Setup of main:
## mult_32bit_no_ops
module mult_32bit_no_ops(
    input              clk,
    input              reset,
    input              start,
    input              signed_mode,  
    input       [31:0] op_a,
    input       [31:0] op_b,
    output reg         done,
    output reg  [63:0] product_out
);
Size: about 1,300 cells after synthesis, about 170 flip-flops, about 130 I/O pins, about 0.011 mm² of cells after synthesis.
make LEC_CHECK=0 CAP_MARGIN=20 CORE_MARGIN=2 CORE_UTILIZATION=71 CTS_CLUSTER_SIZE=37 HOLD_SLACK_MARGIN=-0.08 SETUP_SLACK_MARGIN=1.39 SLEW_MARGIN=20 TNS_END_PERCENT=5 finish   # period 11.5 ns
run.sh (not shown) runs the stock make flow with config.mk's settings and CLKGATE_MAP_FILE=.
Every stage of main finished as expected; the final checks, on the other hand, flagged setup timing, which means the layout fails.
Input changes introduced in the feature branch (baseline for comparison: main):
--- a/flow/config.mk
+++ b/flow/config.mk
@@ -9,7 +9,4 @@
 export CORE_MARGIN = 2
-export CORE_UTILIZATION = 71
-export CTS_CLUSTER_SIZE = 37
-export HOLD_SLACK_MARGIN = -0.08
-export SETUP_SLACK_MARGIN = 1.39
+export CORE_UTILIZATION = 40
+export PLACE_DENSITY = 0.6
 export SLEW_MARGIN = 20
-export TNS_END_PERCENT = 5
==> flow/constraint.sdc <==
create_clock -name core_clock -period 13.6 [get_ports {clk}]
set_input_delay 2.7200 -clock core_clock [delete_from_list [all_inputs] [get_ports {clk}]]
set_output_delay 2.7200 -clock core_clock [all_outputs]
set_load 0.01 [all_outputs]
--- outcome ---
Nothing crashed in main and all stages finished; the problem is that the final layout failed, the offending checks being setup timing.
The feature branch finished every stage and its layout cleared the timing, design-rule and antenna checks.
Per the comparison of the feature branch with main, worst hold slack went up by 11 ps, final total negative setup slack now larger, relative contribution of combinational cells to total power dropped 4.8 points.
Compared to main, the feature branch was floorplanned on a bigger die.
NOTE wire length main->the feature branch decreased by a few percent

mult_32bit_no_ops again, from the RTL that the note above started with.
Design mult_32bit_no_ops, start of the top module:
module mult_32bit_no_ops(
    input              clk,
    input              reset,
    input              start,
    input              signed_mode,  
    input       [31:0] op_a,
    input       [31:0] op_b,
    output reg         done,
    output reg  [63:0] product_out
);
    reg [63:0] A_reg;        
    reg [31:0] M_reg;        
    reg [5:0]  count;        
    reg        sign_a;      
    reg        sign_b;      
    reg [31:0] next_M_val;       
    reg [31:0] next_A_low_val;   
    reg [31:0] A_high_val_to_use;  
    wire [31:0] sum_partial;  
    wire        carry_out;    
    wire result_is_negative = signed_mode & (op_a[31] ^ op_b[31]);
    wire [64:0] A_reg_concat; 
    rca_32bit rca_inst (
        .a(A_reg[63:32]),             
        .b(M_reg),                    
        .cin(1'b0),
        .sum(sum_partial),
        .cout(carry_out)
    );
    wire [31:0] abs_a_sum;
    rca_32bit rca_abs_a_inst (
        .a(~op_a), .b(32'h0), .cin(1'b1), .sum(abs_a_sum), .cout()
    );
    wire [31:0] abs_b_sum;
    rca_32bit rca_abs_b_inst (
        .a(~op_b), .b(32'h0), .cin(1'b1), .sum(abs_b_sum), .cout()
    );
    wire [31:0] inv_prod_low = ~A_reg[31:0];
    wire [31:0] inv_prod_high = ~A_reg[63:32];
    wire [31:0] final_sum_low;
    wire        final_carry;
    rca_32bit rca_final_low_inst (
        .a(inv_prod_low), .b(32'b0), .cin(1'b1), .sum(final_sum_low), .cout(final_carry)
    );
    wire [31:0] final_sum_high;
    rca_32bit rca_final_high_inst (
        .a(inv_prod_high), .b(32'b0), .cin(final_carry), .sum(final_sum_high), .cout()
    );
    always @(*) begin
        next_M_val = op_a;
        next_A_low_val = op_b;
  ...
clock: 10.3 ns
lec_check: 0
abc_area: 1
cap_margin: 20
cell_pad_in_sites_detail_placement: 2
cell_pad_in_sites_global_placement: 2
core_aspect_ratio: 0.6
core_margin: 2
core_utilization: 32
gpl_timing_driven: 0
hold_slack_margin: 0.22
max_routing_layer: met4
min_routing_layer: met1
place_density: 0.54
slew_margin: 20
tns_end_percent: 55
The starting point produced a layout that fails on negative setup slack.
Edit:
- ABC_AREA: 1 -> default
- CELL_PAD_IN_SITES_DETAIL_PLACEMENT: 2 -> default
- CELL_PAD_IN_SITES_GLOBAL_PLACEMENT: 2 -> default
- CORE_ASPECT_RATIO: 0.6 -> default
- CORE_UTILIZATION: 32 -> 62
- GPL_TIMING_DRIVEN: 0 -> default
- HOLD_SLACK_MARGIN: 0.22 -> default
- MAX_ROUTING_LAYER: met4 -> default
- MIN_ROUTING_LAYER: met1 -> default
- PLACE_DENSITY: 0.54 -> 0.6
- TNS_END_PERCENT: 55 -> default
- clock period: 10.3 -> 9.03 ns (I/O delays scaled with it)
Outcome: The changed run finished but fails on negative setup slack; critical path depth does not change; routed wire length falls by 33%; final area falls by 7.6%; setup slack got worse by 1.1 ns; die size falls by 51%; sequential power rises by 27%; count of clock-buffer cells in the layout rises by 4; final cell count falls by 32%; clock skew falls by 0.0031 ns; worst hold slack improved by 0.0033 ns; non-clock buffer count falls by 35.
Edit:
- CORE_UTILIZATION: 62 -> 40
- clock period: 9.03 -> 10.2 ns (I/O delays scaled with it)
=>
- The new run reached the layout checks and failed them: negative setup slack
- clock-buffer cell count fell by 4
- worst setup slack improves by 1.2 ns
- via count fell by 6.5%
- power fell by 15%
- final cell count rose by 8.2%
Edit:
- CORE_UTILIZATION: 40 -> 52
- CTS_CLUSTER_SIZE: default -> 99
- clock period: 10.2 -> 9.02 ns (I/O delays scaled with it)
Result: The new run finished with negative setup slack left. Power climbs by 14%. Via count climbs by 3.5%. Die size drops by 23%. Routed wire length drops by 3.6%. Area after synthesis does not change. Register-to-register slack loses 1.2 ns. Final cell count drops by 4.9%. Worst setup slack loses 1.2 ns.
Edit:
- ABC_AREA: default -> 1
- CORE_UTILIZATION: 52 -> 71
- CTS_CLUSTER_SIZE: 99 -> 35
- PLACE_DENSITY: 0.6 -> 0.91
- clock period: 9.02 -> 10.1 ns (I/O delays scaled with it)
Outcome: The new run finished but failed the layout checks on negative setup slack; via count came out higher by 32%; worst setup slack improves by 0.61 ns; routed wire length came out higher by 34%; clock-buffer cell count came out lower by 3; core utilization came out higher by 22 points; design area came out higher by 4.1%; final cell count came out higher by 22%.
No activity file was given, so power comes from the tool's default toggle rates.
